== middle ==
==> flow/design.v <==
module subtractor_16bits(
    input [15:0] a,
    input [15:0] b,
    input bin,
    output [15:0] diff,
    output bout
);
    assign {bout, diff} = a - b - bin;
endmodule
module adder_16bits(
    input [15:0] a,
    input [15:0] b,
    input cin,
    output [15:0] sum,
    output cout
);
    assign {cout, sum} = a + b + cin;
endmodule
module multiplier_16bits(
    input [15:0] a,
    input [15:0] b,
    output [31:0] product
);
    assign product = a * b;
endmodule
module divider_16bits(
    input [15:0] dividend,
    input [15:0] divisor,
    output [15:0] quotient,
    output [15:0] remainder
);
    assign quotient = dividend / divisor;
    assign remainder = dividend % divisor;
endmodule
module dff_16bit (
    input      [15:0] d,
    input             clk,
    input             rstn,
    input             en,
    output reg [15:0] q
);
    always @(posedge clk) begin
        if (!rstn)
            q <= 16'b0;
        else if (en)
            q <= d;
    end
endmodule
module unified_computing_system (
    input      [15:0] d_a,           
    input      [15:0] d_b,           
    input      [1:0]  op_code,       
    input             clk,
    input             rstn,
    input             en_a,           
    input             en_b,           
    input             en_result,      
    input             cin,            
    input             bin,            
    output reg [31:0] result,         
    output reg [15:0] remainder,      
    output reg        cout,           
    output reg        bout,           
    output reg        overflow_flag,  
    output reg        error_flag      
);
    wire [15:0] q_a;            
    wire [15:0] q_b;            
    wire [15:0] sum_result;
    wire        sum_cout;
    wire [15:0] diff_result;
    wire        diff_bout;
    wire [31:0] product_result;
    wire [15:0] quotient_result;
    wire [15:0] remainder_result;
    reg [31:0] temp_result;
    reg [15:0] temp_remainder;
    reg        temp_cout;
    reg        temp_bout;
    reg        temp_overflow;
    reg        temp_error;
    dff_16bit register_a_inst (
        .d   (d_a),
        .clk (clk),
        .rstn(rstn),
        .en  (en_a),
        .q   (q_a)
    );
    dff_16bit register_b_inst (
        .d   (d_b),
        .clk (clk),
        .rstn(rstn),
        .en  (en_b),
        .q   (q_b)
    );
    adder_16bits adder_inst (
        .a   (q_a),
        .b   (q_b),
        .cin (cin),
        .sum (sum_result),
        .cout(sum_cout)
    );
    subtractor_16bits subtractor_inst (
        .a    (q_a),
        .b    (q_b),
        .bin  (bin),
        .diff (diff_result),
        .bout (diff_bout)
    );
    multiplier_16bits multiplier_inst (
        .a      (q_a),
        .b      (q_b),
        .product(product_result)
    );
    divider_16bits divider_inst (
        .dividend (q_a),
        .divisor  (q_b),
        .quotient (quotient_result),
        .remainder(remainder_result)
    );
    always @(*) begin
        temp_result = 32'b0;
        temp_remainder = 16'b0;
        temp_cout = 1'b0;
        temp_bout = 1'b0;
        temp_overflow = 1'b0;
        temp_error = 1'b0;
        case(op_code)
            2'b00: begin  
                temp_result = {16'b0, sum_result};
                temp_cout = sum_cout;
                if ((q_a[15] == q_b[15]) && (sum_result[15] != q_a[15])) begin
                    temp_overflow = 1'b1;
                end
            end
            2'b01: begin  
                temp_result = {16'b0, diff_result};
                temp_bout = diff_bout;
                if ((q_a[15] != q_b[15]) && (diff_result[15] != q_a[15])) begin
                    temp_overflow = 1'b1;
                end
            end
            2'b10: begin  
                temp_result = product_result;
                if (product_result[31:16] != 16'b0 && 
                    product_result[31:16] != 16'hFFFF) begin
                    temp_overflow = 1'b1;
                end
            end
            2'b11: begin  
                if (q_b == 16'b0) begin  
                    temp_result = 32'b0;
                    temp_error = 1'b1;
                end else begin
                    temp_result = {16'b0, quotient_result};  
                    temp_remainder = remainder_result;
                end
            end
            default: begin
            end
        endcase
    end
    always @(posedge clk) begin
        if (!rstn) begin
            result <= 32'b0;
            remainder <= 16'b0;
            cout <= 1'b0;
            bout <= 1'b0;
            overflow_flag <= 1'b0;
            error_flag <= 1'b0;
        end
        else if (en_result) begin
            result <= temp_result;
            remainder <= temp_remainder;
            cout <= temp_cout;
            bout <= temp_bout;
            overflow_flag <= temp_overflow;
            error_flag <= temp_error;
        end
    end
endmodule
clock: 20.9 ns
lec_check: 0
cap_margin: 5
cell_pad_in_sites_detail_placement: 1
cell_pad_in_sites_global_placement: 2
core_margin: 2
core_utilization: 25
gpl_routability_driven: 0
hold_slack_margin: 0.27
max_routing_layer: met4
min_routing_layer: met1
place_density: 0.81
setup_slack_margin: 4.0
slew_margin: 40
run.sh (not shown) runs the stock make flow with config.mk's settings and CLKGATE_MAP_FILE=.
The final report for middle shows a completed flow and a layout that fails verification, specifically negative setup slack.
The following lists how west was set up differently from middle:
- setting CTS_CLUSTER_SIZE to 100 for the first time
- changing CAP_MARGIN from 5 to 20
- removing MIN_ROUTING_LAYER (formerly met1)
- changing SLEW_MARGIN from 40 to 0
- removing MAX_ROUTING_LAYER (formerly met4)
- setting ABC_AREA to 1 for the first time
- setting CTS_CLUSTER_DIAMETER to 367 for the first time
- removing SETUP_SLACK_MARGIN (formerly 4.0)
- setting TNS_END_PERCENT to 5 for the first time
- setting CORE_ASPECT_RATIO to 0.5 for the first time
- removing CELL_PAD_IN_SITES_DETAIL_PLACEMENT (formerly 1)
- removing HOLD_SLACK_MARGIN (formerly 0.27)
- changing the clock period (ns, I/O delays scaled along) from 20.9 to 45.5
Relative to middle, final cell count without fillers has decreased by 69 in west. Of middle and west, only west finishes the flow clean. middle had finished all stages when the layout checks came back failing, citing negative setup slack. Buffer-and-inverter tally for the worst setup path: middle and west compared, higher one is west. Compared with middle, placement density in the core of west is lower. Sort middle and west by worst path arrival time, ascending, and middle comes first. The maximum number of pins on one net before global-route repair reported for west is smaller than that of middle by 29%. west — clock-buffer cell count 3 lower, middle as reference.

========
RTL: the design.v shown in full above, as it stands there.
make LEC_CHECK=0 ABC_AREA=1 CAP_MARGIN=20 CORE_MARGIN=2 CORE_UTILIZATION=67 CTS_CLUSTER_SIZE=97 SLEW_MARGIN=20 finish   # period 30.0 ns
Change:
--- a/flow/config.mk
+++ b/flow/config.mk
@@ -6,8 +6,6 @@
 export NUM_CORES = 4
 export LEC_CHECK = 0
-export ABC_AREA = 1
 export CAP_MARGIN = 20
 export CORE_MARGIN = 2
-export CORE_UTILIZATION = 67
-export CTS_CLUSTER_SIZE = 97
+export CORE_UTILIZATION = 66
 export SLEW_MARGIN = 20
==> flow/constraint.sdc (replaced) <==
create_clock -name core_clock -period 14.1 [get_ports {clk}]
set_input_delay 2.8200 -clock core_clock [delete_from_list [all_inputs] [get_ports {clk}]]
set_output_delay 2.8200 -clock core_clock [all_outputs]
set_load 0.01 [all_outputs]
Now the flow reached the layout checks and failed them: capacitance limit, slew limit, setup timing.
Worst setup slack degrades by 20000 ps.
Cell count went up by about 1.9%.
Synthesized area went down by about 5%.
Synthesized cell count went down by about 17%.
Via count went up by 27%.
First-iteration DRC count went up to 4.0 times its value.
Routed wire length went up by 65%.
Register-to-register slack degrades by 20000 ps.
Critical path depth went down by 114.
Utilization went up by 18 points.
Change:
--- a/flow/config.mk
+++ b/flow/config.mk
@@ -8,4 +8,4 @@
 export CAP_MARGIN = 20
 export CORE_MARGIN = 2
-export CORE_UTILIZATION = 66
+export CORE_UTILIZATION = 69
 export SLEW_MARGIN = 20
==> flow/constraint.sdc (replaced) <==
create_clock -name core_clock -period 25.9 [get_ports {clk}]
set_input_delay 5.1800 -clock core_clock [delete_from_list [all_inputs] [get_ports {clk}]]
set_output_delay 5.1800 -clock core_clock [all_outputs]
set_load 0.01 [all_outputs]
With this change the flow completed and failed the layout checks on setup timing. Non-clock buffer count went down by 381. Count of clock-buffer cells in the layout went up by 1. Cell area went down by roughly a tenth. Worst setup slack is better by 16000 ps. Area after synthesis stays the same. Via count went down by about a fifth.
Change:
--- a/flow/config.mk
+++ b/flow/config.mk
@@ -8,4 +8,4 @@
 export CAP_MARGIN = 20
 export CORE_MARGIN = 2
-export CORE_UTILIZATION = 69
+export CORE_UTILIZATION = 12
 export SLEW_MARGIN = 20
==> flow/constraint.sdc (replaced) <==
create_clock -name core_clock -period 33.5 [get_ports {clk}]
set_input_delay 6.7000 -clock core_clock [delete_from_list [all_inputs] [get_ports {clk}]]
set_output_delay 6.7000 -clock core_clock [all_outputs]
set_load 0.01 [all_outputs]
What happened:
- The changed run went through all stages and came out clean
- cell count rose by 52%
- utilization fell by 71 points
- worst setup slack gets better by 2700 ps

========
Starts from the design.v that is shown in full above.
Settings: LEC_CHECK=0, ABC_AREA=1, CAP_MARGIN=20, CORE_MARGIN=2, CORE_UTILIZATION=69, CTS_CLUSTER_DIAMETER=370, CTS_CLUSTER_SIZE=99, PLACE_DENSITY=0.37, SETUP_SLACK_MARGIN=2.87, SLEW_MARGIN=20, TNS_END_PERCENT=10; clock period 12.7 ns.
The baseline ended with an error in 5_1_grt.
Next try:
==> flow/config.mk (replaced) <==
export PLATFORM = sky130hd
export DESIGN_NAME = unified_computing_system
export DESIGN_NICKNAME = unified_computing_system
export VERILOG_FILES = /design/flow/design.v
export SDC_FILE = /design/flow/constraint.sdc
export NUM_CORES = 4
export LEC_CHECK = 0
export CAP_MARGIN = 20
export CORE_MARGIN = 2
export CORE_UTILIZATION = 40
export SLEW_MARGIN = 20
==> flow/constraint.sdc (replaced) <==
create_clock -name core_clock -period 25.9 [get_ports {clk}]
set_input_delay 5.1800 -clock core_clock [delete_from_list [all_inputs] [get_ports {clk}]]
set_output_delay 5.1800 -clock core_clock [all_outputs]
set_load 0.01 [all_outputs]
=>
- Now the flow produced a clean layout
- synthesized cell count fell by 17%
- die size goes up by 62%
- area after synthesis came out lower by 5.0%
Next try:
--- a/flow/config.mk
+++ b/flow/config.mk
@@ -6,6 +6,8 @@
 export NUM_CORES = 4
 export LEC_CHECK = 0
+export ABC_AREA = 1
 export CAP_MARGIN = 20
 export CORE_MARGIN = 2
 export CORE_UTILIZATION = 40
+export GPL_ROUTABILITY_DRIVEN = 0
 export SLEW_MARGIN = 20
==> flow/constraint.sdc (replaced) <==
create_clock -name core_clock -period 26.0 [get_ports {clk}]
set_input_delay 5.2000 -clock core_clock [delete_from_list [all_inputs] [get_ports {clk}]]
set_output_delay 5.2000 -clock core_clock [all_outputs]
set_load 0.01 [all_outputs]
Result: The new run ran to the end with no violations; routed wire length is lower by 12%; cell count goes up by 12%; utilization fell by 2.4 points; global-route usage shrinks by 5.0 points; non-clock buffer count shrinks by 111; critical path depth increases by 89; final area stays flat; fmax rose by 4.7%; sequential share of layout area stays flat; clock-buffer cell count does not change.
